== run A ==
==> flow/design.v (excerpt) <==
module top(input clk, rst_raw, up, left, right, down, 
           input [15:0]switches, output dp,a,b,c,d,e,f,g, output [3:0]anode,
           output load_done, output reg fsm_done);
Size: about 1200 cells after synthesis, roughly 230 flip-flops.
export LEC_CHECK = 0
export CAP_MARGIN = 20
export CORE_MARGIN = 2
export CORE_UTILIZATION = 72
export CTS_CLUSTER_SIZE = 21
export SLEW_MARGIN = 20
create_clock -name core_clock -period 2.43 [get_ports {clk}]
run.sh (not shown) runs the stock make flow with config.mk's settings and CLKGATE_MAP_FILE=.
The final report for run A shows a completed flow and a layout that fails verification, specifically negative setup slack.
## Diff of input files: run B against run A
diff --git a/flow/config.mk b/flow/config.mk
--- a/flow/config.mk
+++ b/flow/config.mk
@@ -8,5 +8,4 @@
 export CAP_MARGIN = 20
 export CORE_MARGIN = 2
-export CORE_UTILIZATION = 72
-export CTS_CLUSTER_SIZE = 21
+export CORE_UTILIZATION = 40
 export SLEW_MARGIN = 20
==> flow/constraint.sdc <==
create_clock -name core_clock -period 4.25 [get_ports {clk}]
set_input_delay 0.8500 -clock core_clock [delete_from_list [all_inputs] [get_ports {clk}]]
set_output_delay 0.8500 -clock core_clock [all_outputs]
set_load 0.01 [all_outputs]
Notes after the runs:
Run B completed end to end with timing, DRC and antenna clean.
Power shrinks by more than a quarter when moving from run A to run B.
Diff run A and run B: final-layout clock buffer total lower in run A
Comparing run A with run B, the post-synthesis simple-gate area fraction came out essentially unchanged.
Share of total power in the clock network (lower): run A
Run B gives more die boundary height than run A did.
Run B vs run A: multi-input combinational cell area down slightly
Sort run A and run B by critical path required time desc -> top: run B
Wire length was higher in run A than in run B.
Critical path start-end classification: input pin to flop -> run B, flop to flop -> run A
Changes in run C relative to run B:
diff --git a/flow/config.mk b/flow/config.mk
--- a/flow/config.mk
+++ b/flow/config.mk
@@ -8,4 +8,4 @@
 export CAP_MARGIN = 20
 export CORE_MARGIN = 2
-export CORE_UTILIZATION = 40
+export CORE_UTILIZATION = 64
 export SLEW_MARGIN = 20
==> flow/constraint.sdc <==
create_clock -name core_clock -period 4.45 [get_ports {clk}]
set_input_delay 0.8900 -clock core_clock [delete_from_list [all_inputs] [get_ports {clk}]]
set_output_delay 0.8900 -clock core_clock [all_outputs]
set_load 0.01 [all_outputs]
## What came out
- Run B → run C: routed metal-1 wirelength dropped about 6%; final setup skew picked up an extra 0.0090 ns; worst vdd rail ir drop now larger.
- In the flow results for run C and run B, the required time of the critical path is larger on run C.
- Diff run B -> run C | aggregate routed wire length | decrease of 3.3%
- Between run B and run C, the area occupied by multi-input gates figures differ only marginally.
- Reported net switching power went down by a few percent going from run B to run C.
- Data arrival time of the critical path was lower in the run labelled run B.
- Looking only at placed cell area, and setting everything else aside, the lower value of run C and run B goes to run C.
- Compared with run B, run C instantiates a smaller number of standard cells.
- Of run C and run B, run C shows the lower share of power burned in combinational logic, with run B above it.
[inputs] run D vs run C
diff --git a/flow/config.mk b/flow/config.mk
--- a/flow/config.mk
+++ b/flow/config.mk
@@ -6,6 +6,7 @@
 export NUM_CORES = 4
 export LEC_CHECK = 0
-export CAP_MARGIN = 20
+export CAP_MARGIN = 0
 export CORE_MARGIN = 2
-export CORE_UTILIZATION = 64
+export CORE_UTILIZATION = 72
+export CTS_CLUSTER_SIZE = 19
 export SLEW_MARGIN = 20
==> flow/constraint.sdc <==
create_clock -name core_clock -period 2.36 [get_ports {clk}]
set_input_delay 0.4720 -clock core_clock [delete_from_list [all_inputs] [get_ports {clk}]]
set_output_delay 0.4720 -clock core_clock [all_outputs]
set_load 0.01 [all_outputs]
Findings:
Changes observed in run D relative to run C: global-route wire length before repair moved up; cell count now sits higher; die span in y shows a reduction of about 5.6%.
| number of remaining DRC errors | run C vs run D | ≈ equal |
Re combinational fraction of design power: run C was lower than run D.
The worst setup path category comes out flop to flop in one run and input pin to flop in the other, namely in run D and run C respectively.
When run D is set beside run C, its hold slack turns out to be 0.013 ns larger.
The leading power group comes out combinational cells in one run and sequential cells in the other, namely in run D and run C respectively.
The flow completed for run D, but it is not clean: the layout still shows negative setup slack.
### run D -> run E
diff --git a/flow/config.mk b/flow/config.mk
--- a/flow/config.mk
+++ b/flow/config.mk
@@ -6,7 +6,11 @@
 export NUM_CORES = 4
 export LEC_CHECK = 0
-export CAP_MARGIN = 0
+export ABC_AREA = 1
+export CAP_MARGIN = 40
 export CORE_MARGIN = 2
 export CORE_UTILIZATION = 72
-export CTS_CLUSTER_SIZE = 19
+export CTS_CLUSTER_DIAMETER = 25
+export CTS_CLUSTER_SIZE = 15
+export PLACE_DENSITY_LB_ADDON = 0.16
+export SETUP_SLACK_MARGIN = 0.36
 export SLEW_MARGIN = 20
## What came out
Compared with run D, run E shows die span in y lower by 1.4 µm.
Run E vs. run D: proportion of synthesized chip area in sequential cells went up by 1.1 points.
Run E terminated abnormally: global routing reported GRT-0232.
Changes observed in run E relative to run D: synthesized area per cell dropped about 15%; fraction of the mapped netlist area in compound gates dropped 2.5 points; net count of the mapped netlist climbed 184.
Higher fraction of the mapped netlist area in simple logic gates goes to run E over run D.
Power is estimated from default activity; no workload was simulated.
